## median
module median
#(
    parameter MEM_DATA_WIDTH = 32,
    parameter LUT_ADDR_WIDTH = 10,  
    parameter MEM_ADDR_WIDTH = 10,  
    parameter PIXEL_DATA_WIDTH = 8,
    parameter IMG_WIDTH  = 320,
    parameter IMG_HEIGHT = 320
)(
    input clk,  
    input rst_n,  
    input [31:0] word0,
    input [31:0] word1,
    input [31:0] word2,
    output [PIXEL_DATA_WIDTH-1:0] pixel1,
    output [PIXEL_DATA_WIDTH-1:0] pixel2,
    output [PIXEL_DATA_WIDTH-1:0] pixel3,
    output [PIXEL_DATA_WIDTH-1:0] pixel4,
    output [LUT_ADDR_WIDTH-1:0] raddr_a,
    output [LUT_ADDR_WIDTH-1:0] raddr_b,
    output [LUT_ADDR_WIDTH-1:0] raddr_c,
    output [MEM_ADDR_WIDTH-1:0] waddr
);
    wire [PIXEL_DATA_WIDTH-1:0] x2_y1;
    wire [PIXEL_DATA_WIDTH-1:0] x2_y0;
    wire [PIXEL_DATA_WIDTH-1:0] x2_ym1;
    wire [PIXEL_DATA_WIDTH-1:0] x1_y1;
    wire [PIXEL_DATA_WIDTH-1:0] x1_y0;
    wire [PIXEL_DATA_WIDTH-1:0] x1_ym1;
    wire [PIXEL_DATA_WIDTH-1:0] x0_y1;
    wire [PIXEL_DATA_WIDTH-1:0] x0_y0;
    wire [PIXEL_DATA_WIDTH-1:0] x0_ym1;
    wire [PIXEL_DATA_WIDTH-1:0] xm1_y1;
    wire [PIXEL_DATA_WIDTH-1:0] xm1_y0;
    wire [PIXEL_DATA_WIDTH-1:0] xm1_ym1;
    assign x2_y1   = word0[PIXEL_DATA_WIDTH-1:0];
    assign x2_y0   = word1[PIXEL_DATA_WIDTH-1:0];
    assign x2_ym1  = word2[PIXEL_DATA_WIDTH-1:0];
    assign x1_y1   = word0[(PIXEL_DATA_WIDTH*2)-1:PIXEL_DATA_WIDTH];
    assign x1_y0   = word1[(PIXEL_DATA_WIDTH*2)-1:PIXEL_DATA_WIDTH];
    assign x1_ym1  = word2[(PIXEL_DATA_WIDTH*2)-1:PIXEL_DATA_WIDTH];
    assign x0_y1   = word0[(PIXEL_DATA_WIDTH*3)-1:(PIXEL_DATA_WIDTH*2)];
    assign x0_y0   = word1[(PIXEL_DATA_WIDTH*3)-1:(PIXEL_DATA_WIDTH*2)];
    assign x0_ym1  = word2[(PIXEL_DATA_WIDTH*3)-1:(PIXEL_DATA_WIDTH*2)];
    assign xm1_y1  = word0[(PIXEL_DATA_WIDTH*4)-1:(PIXEL_DATA_WIDTH*3)];
    assign xm1_y0  = word1[(PIXEL_DATA_WIDTH*4)-1:(PIXEL_DATA_WIDTH*3)];
    assign xm1_ym1 = word2[(PIXEL_DATA_WIDTH*4)-1:(PIXEL_DATA_WIDTH*3)];
    wire [PIXEL_DATA_WIDTH-1:0] c3l;
  ...
==> flow/config.mk <==
export PLATFORM = sky130hd
export DESIGN_NAME = median
export DESIGN_NICKNAME = median
export VERILOG_FILES = /design/flow/design.v
export SDC_FILE = /design/flow/constraint.sdc
export NUM_CORES = 4
export LEC_CHECK = 0
export CAP_MARGIN = 5
export CORE_MARGIN = 2
export CORE_UTILIZATION = 70
export CTS_CLUSTER_DIAMETER = 48
export CTS_CLUSTER_SIZE = 40
export PLACE_DENSITY = 0.64
export SETUP_SLACK_MARGIN = -0.42
export SLEW_MARGIN = 20
==> flow/constraint.sdc <==
create_clock -name core_clock -period 17.4 [get_ports {clk}]
set_input_delay 3.4800 -clock core_clock [delete_from_list [all_inputs] [get_ports {clk}]]
set_output_delay 3.4800 -clock core_clock [all_outputs]
set_load 0.01 [all_outputs]
run.sh (not shown) runs the stock make flow with config.mk's settings and CLKGATE_MAP_FILE=.
The baseline aborted during clock tree synthesis.
Rerun with:
Settings changed: ABC_AREA from default to 1, CAP_MARGIN 5 to 20, CORE_UTILIZATION 70 to 52, CTS_CLUSTER_DIAMETER 48 to default, CTS_CLUSTER_SIZE 40 to 95, PLACE_DENSITY 0.64 to default, SETUP_SLACK_MARGIN -0.42 to default.
Clock period 17.4 ns to 27.1 ns, I/O delays scaled along.
This time the run finished with timing, DRC and antenna clean.
Synthesized cell count rises by about 15%.
Die size went up by 28%.
Synthesized area shrinks by 4.5%.


== job 5305 ==
median again, from the RTL that the note above started with.
clock: 12.4 ns
lec_check: 0
abc_area: 1
cap_margin: 20
core_margin: 2
core_utilization: 72
cts_cluster_diameter: 66
cts_cluster_size: 10
slew_margin: 35
Job 5305: DPL-0038 in detailed placement (3_5_place_dp) -> run aborted
Edits applied to the flow inputs when going from job 5305 to job 4667:
Settings: changing SLEW_MARGIN from 35 to 20; changing CORE_UTILIZATION from 72 to 40; removing ABC_AREA (formerly 1); removing CTS_CLUSTER_SIZE (formerly 10); removing CTS_CLUSTER_DIAMETER (formerly 66); changing the clock period (ns, I/O delays scaled along) from 12.4 to 30.0.
==> results <==
Summary of job 5305 and job 4667: one run falls short of a clean finish, namely job 5305. Flow for job 5305 halted at detailed placement (3_5_place_dp), error code DPL-0038. The final reports for job 4667 and job 5305 show fraction of the mapped netlist area in compound gates higher in the former. Job 5305 ended up with simple AND/OR/NAND/NOR gates as its largest family of logic cells by area; job 4667 ended up with AND-OR/OR-AND gates. Compared with job 5305, job 4667 shows overall die height higher by 36%. Side by side, number of nets at floorplan turned out lower in job 4667 than in job 5305. [job 4667 vs job 5305] global placement routability congestion: lower in job 4667. Diff job 5305..job 4667 | post-synthesis register bit count | unchanged. Going from job 5305 to job 4667, mapped cell area grows by about 5%. Measured against job 5305, the synthesized cell count of job 4667 comes out at 0.869 times the reference value. Looking at area figure in the yosys stat output across job 4667 and job 5305, the one that comes out lower is job 5305.
--- input diff job 4667..job 1075 ---
Settings: CORE_ASPECT_RATIO: unset -> 0.71; ABC_AREA: unset -> 1; CTS_CLUSTER_SIZE: unset -> 100; CORE_UTILIZATION: 40 -> 22; CTS_CLUSTER_DIAMETER: unset -> 184.
[summary]
Relative to job 1075, the following input files were edited for job 731:
Settings: an added GPL_ROUTABILITY_DRIVEN of 0; a deleted CTS_CLUSTER_SIZE that had been 100; an added CELL_PAD_IN_SITES_DETAIL_PLACEMENT of 2; a change of CAP_MARGIN from 20 to 35; an added SETUP_SLACK_MARGIN of 5.0; a change of CTS_CLUSTER_DIAMETER from 184 to 44; an added TNS_END_PERCENT of 80; a change of CORE_UTILIZATION from 22 to 40; an added HOLD_SLACK_MARGIN of 0.23; a deleted CORE_ASPECT_RATIO that had been 0.71.
## What came out
- As the logs show, job 731 stopped at clock tree synthesis (4_1_cts) after a tool error, so it never reached the end of the flow.
- Vertical die dimension: higher on job 1075
- Comparing job 731 and job 1075, the lower pre-CTS setup slack is on job 731.
- Job 731 — area of placed instances 2.9% lower, job 1075 as reference
- Comparing job 1075 against job 731, there is no change at all in count of mapped cells out of synthesis.
- [compare] base=job 1075 new=job 731: number of nets produced by synthesis about even, floorplan die area fell about 45%, number of buffers inserted by port buffering about even.
- Compared with job 1075, job 731 shows a higher final HPWL from detailed placement.
- Register bit count reported by yosys: job 1075 vs job 731, no meaningful difference
> inputs changed (job 731 -> job 1555)
Settings: a change of SETUP_SLACK_MARGIN from 5.0 to -1.39; an added CELL_PAD_IN_SITES_GLOBAL_PLACEMENT of 3; an added CTS_CLUSTER_SIZE of 14; a deleted CELL_PAD_IN_SITES_DETAIL_PLACEMENT that had been 2; an added PLACE_DENSITY_LB_ADDON of 0.1; a change of CTS_CLUSTER_DIAMETER from 44 to 251; a change of CAP_MARGIN from 35 to 20; a deleted HOLD_SLACK_MARGIN that had been 0.23; a deleted TNS_END_PERCENT that had been 80.
## What came out
Job 1555 never completed; the flow aborted with a tool error in global placement without I/O (3_1_place_gp_skip_io). Job 731 -> job 1555: share of flip-flops with an asynchronous set or reset delta 0, exact match. As far as number of flops mapped to enable cells by yosys goes, job 731 and job 1555 are indistinguishable; the numbers are identical. Summary of job 1555 over job 731: xor-xnor portion of the synthesized cell area comparable; number of placement rows comparable; synthesized cell count comparable; net count after synthesis comparable. Between job 731 and job 1555, the difference in core area is negligible. Re synthesis area per yosys: no difference whatsoever between job 1555 and job 731.
What job 1939 does differently from job 1555 at the input level:
Settings: putting MAX_ROUTING_LAYER at met4 where nothing was set; clearing PLACE_DENSITY_LB_ADDON, which used to be 0.1; clearing CTS_CLUSTER_SIZE, which used to be 14; swapping 251 for 181 in CTS_CLUSTER_DIAMETER; swapping -1.39 for 5.0 in SETUP_SLACK_MARGIN; swapping 3 for 1 in CELL_PAD_IN_SITES_GLOBAL_PLACEMENT; putting MIN_ROUTING_LAYER at met1 where nothing was set; clearing GPL_ROUTABILITY_DRIVEN, which used to be 0; swapping 20 for 15 in CAP_MARGIN.
Results
Job 1939 went all the way through the flow, and no timing, DRC or antenna check failed.
As far as share of synthesized cell area in full adder, half adder and majority cells goes, job 1555 and job 1939 are indistinguishable; the numbers are identical.
Summary of job 1939 over job 1555: proportion of register bits with asynchronous set or reset after synthesis barely changed; post-synthesis cell count from yosys held; die span in y about even; total standard cell area after synthesis roughly the same; average size of a mapped cell now sits at about the same level.
Job 1555 and job 1939 ended up with roughly the same total nets after synthesis.
Diff job 1939..job 1555 | cell count after synthesis | unchanged
Reported for job 1939 and job 1555, die size turned out identical to the last digit.


nickel:
Starting RTL as in the previous note.
Design median, start of the top module:
module median
#(
    parameter MEM_DATA_WIDTH = 32,
    parameter LUT_ADDR_WIDTH = 10,  
    parameter MEM_ADDR_WIDTH = 10,  
    parameter PIXEL_DATA_WIDTH = 8,
    parameter IMG_WIDTH  = 320,
    parameter IMG_HEIGHT = 320
)(
    input clk,  
    input rst_n,  
    input [31:0] word0,
    input [31:0] word1,
    input [31:0] word2,
    output [PIXEL_DATA_WIDTH-1:0] pixel1,
    output [PIXEL_DATA_WIDTH-1:0] pixel2,
    output [PIXEL_DATA_WIDTH-1:0] pixel3,
    output [PIXEL_DATA_WIDTH-1:0] pixel4,
    output [LUT_ADDR_WIDTH-1:0] raddr_a,
    output [LUT_ADDR_WIDTH-1:0] raddr_b,
    output [LUT_ADDR_WIDTH-1:0] raddr_c,
    output [MEM_ADDR_WIDTH-1:0] waddr
);
    wire [PIXEL_DATA_WIDTH-1:0] x2_y1;
    wire [PIXEL_DATA_WIDTH-1:0] x2_y0;
    wire [PIXEL_DATA_WIDTH-1:0] x2_ym1;
    wire [PIXEL_DATA_WIDTH-1:0] x1_y1;
    wire [PIXEL_DATA_WIDTH-1:0] x1_y0;
    wire [PIXEL_DATA_WIDTH-1:0] x1_ym1;
    wire [PIXEL_DATA_WIDTH-1:0] x0_y1;
    wire [PIXEL_DATA_WIDTH-1:0] x0_y0;
    wire [PIXEL_DATA_WIDTH-1:0] x0_ym1;
    wire [PIXEL_DATA_WIDTH-1:0] xm1_y1;
    wire [PIXEL_DATA_WIDTH-1:0] xm1_y0;
    wire [PIXEL_DATA_WIDTH-1:0] xm1_ym1;
    assign x2_y1   = word0[PIXEL_DATA_WIDTH-1:0];
    assign x2_y0   = word1[PIXEL_DATA_WIDTH-1:0];
    assign x2_ym1  = word2[PIXEL_DATA_WIDTH-1:0];
    assign x1_y1   = word0[(PIXEL_DATA_WIDTH*2)-1:PIXEL_DATA_WIDTH];
    assign x1_y0   = word1[(PIXEL_DATA_WIDTH*2)-1:PIXEL_DATA_WIDTH];
    assign x1_ym1  = word2[(PIXEL_DATA_WIDTH*2)-1:PIXEL_DATA_WIDTH];
    assign x0_y1   = word0[(PIXEL_DATA_WIDTH*3)-1:(PIXEL_DATA_WIDTH*2)];
    assign x0_y0   = word1[(PIXEL_DATA_WIDTH*3)-1:(PIXEL_DATA_WIDTH*2)];
    assign x0_ym1  = word2[(PIXEL_DATA_WIDTH*3)-1:(PIXEL_DATA_WIDTH*2)];
    assign xm1_y1  = word0[(PIXEL_DATA_WIDTH*4)-1:(PIXEL_DATA_WIDTH*3)];
    assign xm1_y0  = word1[(PIXEL_DATA_WIDTH*4)-1:(PIXEL_DATA_WIDTH*3)];
    assign xm1_ym1 = word2[(PIXEL_DATA_WIDTH*4)-1:(PIXEL_DATA_WIDTH*3)];
    wire [PIXEL_DATA_WIDTH-1:0] c3l;
    wire [PIXEL_DATA_WIDTH-1:0] c3h;
    wire [PIXEL_DATA_WIDTH-1:0] c3m;
    wire [PIXEL_DATA_WIDTH-1:0] c3l_reg;
    wire [PIXEL_DATA_WIDTH-1:0] c3h_reg;
    wire [PIXEL_DATA_WIDTH-1:0] c3m_reg;
    wire [PIXEL_DATA_WIDTH-1:0] c2l;
  ...
clock: 17.4 ns
lec_check: 0
cap_margin: 5
core_margin: 2
core_utilization: 70
cts_cluster_diameter: 48
cts_cluster_size: 40
place_density: 0.64
setup_slack_margin: 3.96
slew_margin: 20
The flow ended early for nickel: it failed with a tool error in clock tree synthesis.
Relative to nickel, the following input files were edited for fjord:
- CAP_MARGIN: 5 -> 20
- SETUP_SLACK_MARGIN: 3.96 -> unset
- CTS_CLUSTER_SIZE: 40 -> 36
- CTS_CLUSTER_DIAMETER: 48 -> 209
- PLACE_DENSITY: 0.64 -> unset
- the clock period (ns, I/O delays scaled along): 17.4 -> 28.1
Results
Post-place instance area, fjord vs nickel: down by more than 10%
Reported for fjord and nickel, initial cell density of the core turned out identical to the last digit.
nickel -> fjord: proportion of register bits with asynchronous set or reset after synthesis flat
Post-placement setup slack in fjord is 4.86 ns higher than in nickel
Between fjord and nickel, the synthesized cell count figures differ only marginally.
As far as I/O pin count goes, nickel and fjord are indistinguishable; the numbers are identical.
fjord ran in full, but the layout does not pass; the checks complain about setup timing.
Chip area line of the yosys report: fjord vs nickel identical
Between nickel and fjord, the die size does not differ in any meaningful way.
From nickel to fjord the numbers moved as follows: last weighted congestion value of the routability-driven placer went down 5.8%; xor and xnor area share after synthesis held; area after synthesis held.
Here is what was changed in the inputs of amber compared with fjord.
- ABC_AREA now 1, previously not set
- SETUP_SLACK_MARGIN now 4.94, previously not set
- SLEW_MARGIN now 0, was 20
- HOLD_SLACK_MARGIN now 0.28, previously not set
- the clock period (ns, I/O delays scaled along) now 19.3, was 28.1
==> comparison <==
Compared to fjord, amber has die outline height 4.2 µm lower. FAIL for each of amber and fjord. In fjord the implementation completed, yet the final layout does not meet the checks, the culprit being setup timing. amber: aborted in global routing (tool error). Summary of amber over fjord: number of placement rows went down, area share of xor/xnor cells in the synthesized design went down.
Edits applied to the flow inputs when going from amber to quartz:
- SETUP_SLACK_MARGIN changed from 4.94 to -0.89
- SLEW_MARGIN changed from 0 to 20
==> comparison <==
- quartz finished all stages; layout check result: FAIL, due to setup timing.
- Status(amber) = ERROR, stage = global routing
- Reported for amber and quartz, total clock sinks turned out identical to the last digit.
- Initial core utilization: quartz vs amber identical
- Compared with amber, quartz shows a lower number of gates resized after cts.
- Y dimension of the die: amber vs quartz identical
- For quantity of I/O buffers inserted on ports, amber and quartz come out practically identical.
- Changes observed in quartz relative to amber: post-DP HPWL saw little to no change; number of buffers inserted to repair setup after CTS shows a reduction of 139; number of cells in the design after placement +113.
What pepper does differently from quartz at the input level:
- HOLD_SLACK_MARGIN no longer set, was 0.28
- ABC_AREA no longer set, was 1
- CTS_CLUSTER_SIZE no longer set, was 36
- CORE_UTILIZATION now 64, was 70
- SETUP_SLACK_MARGIN no longer set, was -0.89
- CTS_CLUSTER_DIAMETER no longer set, was 209
- the clock period (ns, I/O delays scaled along) now 14.2, was 19.3
==> results <==
clock tree synthesis: pepper exited with error. pepper ends up with lower adder and majority cell fraction of the synthesized area than quartz does. Min sequential element share of the synthesized area across quartz and pepper: pepper. Compared with quartz, pepper shows chip area in the Yosys report that has gone up by a few percent. Of quartz and pepper, quartz shows the lower final weighted congestion in routability-driven placement, with pepper above it. Compared with quartz, in pepper core area shows an increase of 4300 µm²; number of placement rows shows an increase of 4; synthesized area shows an increase of 1100 µm². pepper vs quartz on XOR/XNOR share of the synthesized area: pepper is the higher one. Compared with quartz, in pepper die area went up by 14%; synthesized cell count dropped 13%.
